==> run Y <==
// CPU
module CPU (
    input clk, 
    input reset, 
    output [15:0] pc, 
    input [15:0] instr, 
    output [15:0] alu_out, 
    output mem_read, 
    output mem_write, 
    input [15:0] mem_data
);
clock: 1.69 ns
lec_check: 0
abc_area: 1
cap_margin: 20
core_margin: 2
core_utilization: 72
cts_cluster_diameter: 168
cts_cluster_size: 97
place_density: 0.39
setup_slack_margin: 1.5
slew_margin: 20
tns_end_percent: 5
run.sh (not shown) runs the stock make flow with config.mk's settings and CLKGATE_MAP_FILE=.
==> run P: changes against run Y <==
- ABC_AREA: 1 -> unset
- CORE_UTILIZATION: 72 -> 64
- CTS_CLUSTER_DIAMETER: 168 -> unset
- CTS_CLUSTER_SIZE: 97 -> unset
- PLACE_DENSITY: 0.39 -> unset
- SETUP_SLACK_MARGIN: 1.5 -> -0.26
- TNS_END_PERCENT: 5 -> unset
==> flow/constraint.sdc (replaced) <==
create_clock -name core_clock -period 2.58 [get_ports {clk}]
set_input_delay 0.5160 -clock core_clock [delete_from_list [all_inputs] [get_ports {clk}]]
set_output_delay 0.5160 -clock core_clock [all_outputs]
set_load 0.01 [all_outputs]
==> comparison table <==
Number of buffers created by CTS: run P 38; run Y 7
Dominant cell area share: run P 0.478; run Y 0.476
Resized cells post-CTS: run P 13; run Y 513
Area of the synthesized netlist per yosys stat: run P 0.0182 mm2; run Y 0.0183 mm2
Floorplan die height: run P 172 um; run Y 163 um
Distinct cell type count after synthesis: run P 83; run Y 37
Die x size: run P 172 um; run Y 163 um
GP Congestion: run P 1.07; run Y 1.11
Placeable Area: run P 0.0279 mm2; run Y 0.0250 mm2
Compound Share, Synth: run P 0.236; run Y 0.134
Cells after synthesis: run P 1954; run Y 2498
Cell area after technology mapping: run P 0.0182 mm2; run Y 0.0183 mm2
Avg Inst Size Synth: run P 9.29 um2; run Y 7.31 um2
H-tree depth reported by CTS: run P 2; run Y 1
Count leader, synth: run P sky130_fd_sc_hd__dfrtp_1; run Y sky130_fd_sc_hd__nand2_1
Floorplan Utilization: run P 0.652; run Y 0.729
Run status: run P complete, but fails checks; run Y stopped before the end
Failing step: run P -; run Y global routing (5_1_grt)
Layout check failures: run P setup timing; run Y -
Rows: run P 61; run Y 58
Adders+Majority by Area: run P 0.0142; run Y 0.0141
XOR/XNOR Area Share: run P 0.0227; run Y 0.0182
Floorplan net count: run P 2008; run Y 2552
MUX area fraction: run P 0.0362; run Y 0
Post-DP Area: run P 0.0205 mm2; run Y 0.0216 mm2
Pre-CTS worst setup slack: run P -543 ps; run Y -1150 ps

========
==> inputs of onyx <==
==> flow/design.v <==
module ALU (
    input [15:0] data1,
    input [15:0] data2,
    input [3:0] alu_op,  
    output reg [15:0] result
);
    always @(*) begin
        case (alu_op)
            4'b0000: result = data1 + data2;  
            4'b0001: result = data1 - data2;  
            4'b0010: result = data1 & data2;  
            4'b0011: result = data1 | data2;  
            4'b0100: result = data1 ^ data2;  
            4'b0101: result = ~data1;         
            4'b0110: result = data1 << data2[3:0];  
            4'b0111: result = data1 >> data2[3:0];  
            4'b1000: result = (data1 < data2) ? 16'b1 : 16'b0;  
            default: result = 16'b0;
        endcase
    end
endmodule
module Control_Unit (
    input [15:0] instr,
    output reg [3:0] alu_op,
    output reg mem_read,
    output reg mem_write,
    output reg reg_write,
    output reg [3:0] write_reg
);
    always @(*) begin
        case(instr[15:12])
            4'b0000: begin  
                alu_op = 4'b0000;
                mem_read = 1'b0;
                mem_write = 1'b0;
                reg_write = 1'b0;
                write_reg = 4'b0000;
            end
            4'b0001: begin  
                alu_op = 4'b0000;
                mem_read = 1'b0;
                mem_write = 1'b0;
                reg_write = 1'b1;
                write_reg = instr[11:8];
            end
            4'b0010: begin  
                alu_op = 4'b0001;
                mem_read = 1'b0;
                mem_write = 1'b0;
                reg_write = 1'b1;
                write_reg = instr[11:8];
            end
            4'b0011: begin  
                alu_op = 4'b0010;
                mem_read = 1'b0;
                mem_write = 1'b0;
                reg_write = 1'b1;
                write_reg = instr[11:8];
            end
            4'b0100: begin  
                alu_op = 4'b0011;
                mem_read = 1'b0;
                mem_write = 1'b0;
                reg_write = 1'b1;
                write_reg = instr[11:8];
            end
            4'b0101: begin  
                alu_op = 4'b0000;  
                mem_read = 1'b1;
                mem_write = 1'b0;
                reg_write = 1'b1;
                write_reg = instr[11:8];
            end
            4'b0110: begin  
                alu_op = 4'b0000;  
                mem_read = 1'b0;
                mem_write = 1'b1;
                reg_write = 1'b0;
                write_reg = 4'b0000;
            end
            default: begin
                alu_op = 4'b0000;
                mem_read = 1'b0;
                mem_write = 1'b0;
                reg_write = 1'b0;
                write_reg = 4'b0000;
            end
        endcase
    end
endmodule
module Register_File (
    input clk,
    input reset,
    input [3:0] read_reg1,
    input [3:0] read_reg2,
    input [3:0] write_reg,
    input [15:0] write_data,
    input reg_write,
    output [15:0] reg_data1,
    output [15:0] reg_data2
);
    reg [15:0] registers [0:15];
    integer i;
    always @(posedge clk or posedge reset) begin
        if(reset) begin
            for(i=0;i<16;i=i+1)
                registers[i]<=16'b0;
                end
        else if (reg_write) begin
            registers[write_reg] <= write_data;
        end
    end
    assign reg_data1 = registers[read_reg1];
    assign reg_data2 = registers[read_reg2];
endmodule
module Hazard_Detection_Unit (
    input [15:0] if_id_instr,
    input id_ex_mem_read,
    input [3:0] id_ex_write_reg,
    output reg hazard_detected
);
    always @(*) begin
        hazard_detected = (id_ex_mem_read &&
                           (id_ex_write_reg == if_id_instr[11:8] ||
                            id_ex_write_reg == if_id_instr[7:4]));
    end
endmodule
module CPU (
    input clk, 
    input reset, 
    output [15:0] pc, 
    input [15:0] instr, 
    output [15:0] alu_out, 
    output mem_read, 
    output mem_write, 
    input [15:0] mem_data
);
    reg [15:0] pc_reg;
    reg [15:0] if_id_instr;
    reg [15:0] id_ex_reg_data1, id_ex_reg_data2;
    reg [3:0] id_ex_alu_op;
    reg [15:0] id_ex_instr;
    reg id_ex_mem_read, id_ex_mem_write, id_ex_reg_write;
    reg [3:0] id_ex_write_reg;
    wire [15:0] alu_result;
    wire hazard_detected;
    wire [15:0] rf_reg_data1, rf_reg_data2;
    wire [3:0] alu_op;
    wire reg_write;
    wire [3:0] write_reg;
    wire [15:0] write_data;
    reg [15:0] ex_mem_alu_result;
    reg ex_mem_mem_read, ex_mem_mem_write, ex_mem_reg_write;
    reg [3:0] ex_mem_write_reg;
    always @(posedge clk or posedge reset) begin
        if (reset) begin
            pc_reg <= 0;
            if_id_instr <= 16'b0;
        end else if (!hazard_detected) begin
            pc_reg <= pc_reg + 1;
            if_id_instr <= instr;
        end
    end
    Control_Unit cu (
        .instr(if_id_instr), 
        .alu_op(alu_op), 
        .mem_read(mem_read), 
        .mem_write(mem_write), 
        .reg_write(reg_write), 
        .write_reg(write_reg)
    );
    Register_File rf (
        .clk(clk), 
        .reset(reset),
        .read_reg1(if_id_instr[11:8]), 
        .read_reg2(if_id_instr[7:4]), 
        .write_reg(ex_mem_write_reg), 
        .write_data(write_data), 
        .reg_write(ex_mem_reg_write), 
        .reg_data1(rf_reg_data1), 
        .reg_data2(rf_reg_data2)
    );
    ALU alu (
        .data1(id_ex_reg_data1), 
        .data2(id_ex_reg_data2), 
        .alu_op(id_ex_alu_op), 
        .result(alu_result)
    );
    Hazard_Detection_Unit hdu (
        .if_id_instr(if_id_instr),
        .id_ex_mem_read(id_ex_mem_read),
        .id_ex_write_reg(id_ex_write_reg),
        .hazard_detected(hazard_detected)
    );
    assign pc = pc_reg;
    assign alu_out = ex_mem_alu_result;
    always @(posedge clk or posedge reset) begin
        if (reset) begin
            id_ex_reg_data1 <= 16'b0;
            id_ex_reg_data2 <= 16'b0;
            id_ex_alu_op <= 4'b0;
            id_ex_instr <= 16'b0;
            id_ex_mem_read <= 1'b0;
            id_ex_mem_write <= 1'b0;
            id_ex_reg_write <= 1'b0;
            id_ex_write_reg <= 4'b0;
        end else if (!hazard_detected) begin
            id_ex_reg_data1 <= rf_reg_data1;
            id_ex_reg_data2 <= rf_reg_data2;
            id_ex_alu_op <= alu_op;
            id_ex_instr <= if_id_instr;
            id_ex_mem_read <= mem_read;
            id_ex_mem_write <= mem_write;
            id_ex_reg_write <= reg_write;
            id_ex_write_reg <= write_reg;
        end
    end
    always @(posedge clk or posedge reset) begin
        if (reset) begin
            ex_mem_alu_result <= 16'b0;
            ex_mem_mem_read <= 1'b0;
            ex_mem_mem_write <= 1'b0;
            ex_mem_reg_write <= 1'b0;
            ex_mem_write_reg <= 4'b0;
        end else begin
            ex_mem_alu_result <= alu_result;
            ex_mem_mem_read <= id_ex_mem_read;
            ex_mem_mem_write <= id_ex_mem_write;
            ex_mem_reg_write <= id_ex_reg_write;
            ex_mem_write_reg <= id_ex_write_reg;
        end
    end
    assign write_data = ex_mem_mem_read ? mem_data : ex_mem_alu_result;
endmodule
==> flow/run.sh <==
#!/bin/bash
# the make line also repeats each setting of config.mk as NAME=value (left out here)
make -C /OpenROAD-flow-scripts/flow DESIGN_CONFIG=/design/flow/config.mk WORK_HOME=/design/flow/orfs CLKGATE_MAP_FILE= finish
==> flow/config.mk <==
export PLATFORM = sky130hd
export DESIGN_NAME = CPU
export DESIGN_NICKNAME = CPU
export VERILOG_FILES = /design/flow/design.v
export SDC_FILE = /design/flow/constraint.sdc
export NUM_CORES = 4
export LEC_CHECK = 0
export CAP_MARGIN = 0
export CORE_MARGIN = 2
export CORE_UTILIZATION = 72
export CTS_CLUSTER_DIAMETER = 299
export CTS_CLUSTER_SIZE = 82
export PLACE_DENSITY_LB_ADDON = 0.0
export SETUP_SLACK_MARGIN = 0.88
export SLEW_MARGIN = 20
export TNS_END_PERCENT = 70
==> flow/constraint.sdc <==
create_clock -name core_clock -period 3.0 [get_ports {clk}]
set_input_delay 0.6000 -clock core_clock [delete_from_list [all_inputs] [get_ports {clk}]]
set_output_delay 0.6000 -clock core_clock [all_outputs]
set_load 0.01 [all_outputs]
==> inputs of yarrow, as changes to onyx <==
==> flow/config.mk (replaced) <==
export PLATFORM = sky130hd
export DESIGN_NAME = CPU
export DESIGN_NICKNAME = CPU
export VERILOG_FILES = /design/flow/design.v
export SDC_FILE = /design/flow/constraint.sdc
export NUM_CORES = 4
export LEC_CHECK = 0
export ABC_AREA = 1
export CAP_MARGIN = 40
export CORE_MARGIN = 2
export CORE_UTILIZATION = 72
export CTS_CLUSTER_DIAMETER = 198
export CTS_CLUSTER_SIZE = 14
export PLACE_DENSITY_LB_ADDON = 0.27
export SETUP_SLACK_MARGIN = 0.49
export SLEW_MARGIN = 5
==> flow/constraint.sdc (replaced) <==
create_clock -name core_clock -period 2.8 [get_ports {clk}]
set_input_delay 0.5600 -clock core_clock [delete_from_list [all_inputs] [get_ports {clk}]]
set_output_delay 0.5600 -clock core_clock [all_outputs]
set_load 0.01 [all_outputs]
==> inputs of indigo, as changes to onyx <==
==> flow/config.mk (replaced) <==
export PLATFORM = sky130hd
export DESIGN_NAME = CPU
export DESIGN_NICKNAME = CPU
export VERILOG_FILES = /design/flow/design.v
export SDC_FILE = /design/flow/constraint.sdc
export NUM_CORES = 4
export LEC_CHECK = 0
export ABC_AREA = 1
export CAP_MARGIN = 20
export CORE_MARGIN = 2
export CORE_UTILIZATION = 72
export CTS_CLUSTER_DIAMETER = 400
export SLEW_MARGIN = 20
==> flow/constraint.sdc (replaced) <==
create_clock -name core_clock -period 2.74 [get_ports {clk}]
set_input_delay 0.5480 -clock core_clock [delete_from_list [all_inputs] [get_ports {clk}]]
set_output_delay 0.5480 -clock core_clock [all_outputs]
set_load 0.01 [all_outputs]
==> flow_metrics.tcl <==
# yosys + openroad results
set metrics [dict create \
    yosys.area_share.aoi_pct 13.38 \
    grt_use_met2_pct 74.09 \
    synth.area.mux_share_pct 0 \
    synthSimpleGateAreaFrac_pct 28.86 \
    synthTopCellsByCount "nand2_1 (871), dfrtp_1 (347), o21ai_0 (293), nor2_1 (269), inv_1 (202)" \
    dieArea_mm2 0.02664 \
    syn-mean-instance-area_um2 7.308 \
    die_h_um 163.2 \
    status "complete, no violations" \
    initCoreUtil_pct 72.91 \
    synth-xor-area-share_pct 1.823 \
    overflow 0 \
    grtUsageMet3_pct 25.24 \
    synth_cells 2498 \
    numCtsBuffers 28 \
    place_worst_setup_slack_ps 112.8 \
    yosys.cell_count.top_type "nand2_1" \
    logic_family "simple AND/OR/NAND/NOR gates" \
]
The numbers above come from yarrow.

==> flow_metrics.tcl <==
# yosys + openroad results
set metrics [dict create \
    failed_checks "negative setup slack" \
    grtUsageMet3_pct 28.69 \
    overflow 0 \
    status "failed layout checks" \
    synth-xor-area-share_pct 1.823 \
    yosys.area_share.aoi_pct 13.38 \
    logic_family "simple AND/OR/NAND/NOR gates" \
    setup_viol 1 \
    place_worst_setup_slack_ps -85.56 \
    setup_slack_ps -4.078 \
    syn-mean-instance-area_um2 7.308 \
    dieArea_mm2 0.02664 \
    synthSimpleGateAreaFrac_pct 28.86 \
    initCoreUtil_pct 72.91 \
]
The numbers above come from indigo.

==> flow_metrics.tcl <==
# flow metrics
set metrics [dict create \
    status "stopped before the end" \
    stop_stage "global routing (5_1_grt)" \
    stop_error "[ERROR GRT-0232] Routing congestion too high. Check the congestion heatmap in the GUI." \
    syn-mean-instance-area_um2 9.291 \
    yosys.area_share.aoi_pct 23.58 \
    synthTopCellsByCount "dfrtp_1 (347), nor2_1 (220), a21oi_1 (211), nand2_1 (199), o21ai_0 (156)" \
    grtUsageMet3_pct 73.62 \
    synth-xor-area-share_pct 2.267 \
    yosys.cell_count.top_type "dfrtp_1" \
    synth_cells 1954 \
    synthSimpleGateAreaFrac_pct 16.20 \
    initCoreUtil_pct 72.72 \
    dieArea_mm2 0.02650 \
    synth.area.mux_share_pct 3.618 \
    numCtsBuffers 8 \
    overflow 16 \
    place_worst_setup_slack_ps -106.4 \
    die_h_um 162.8 \
]
The numbers above come from onyx.

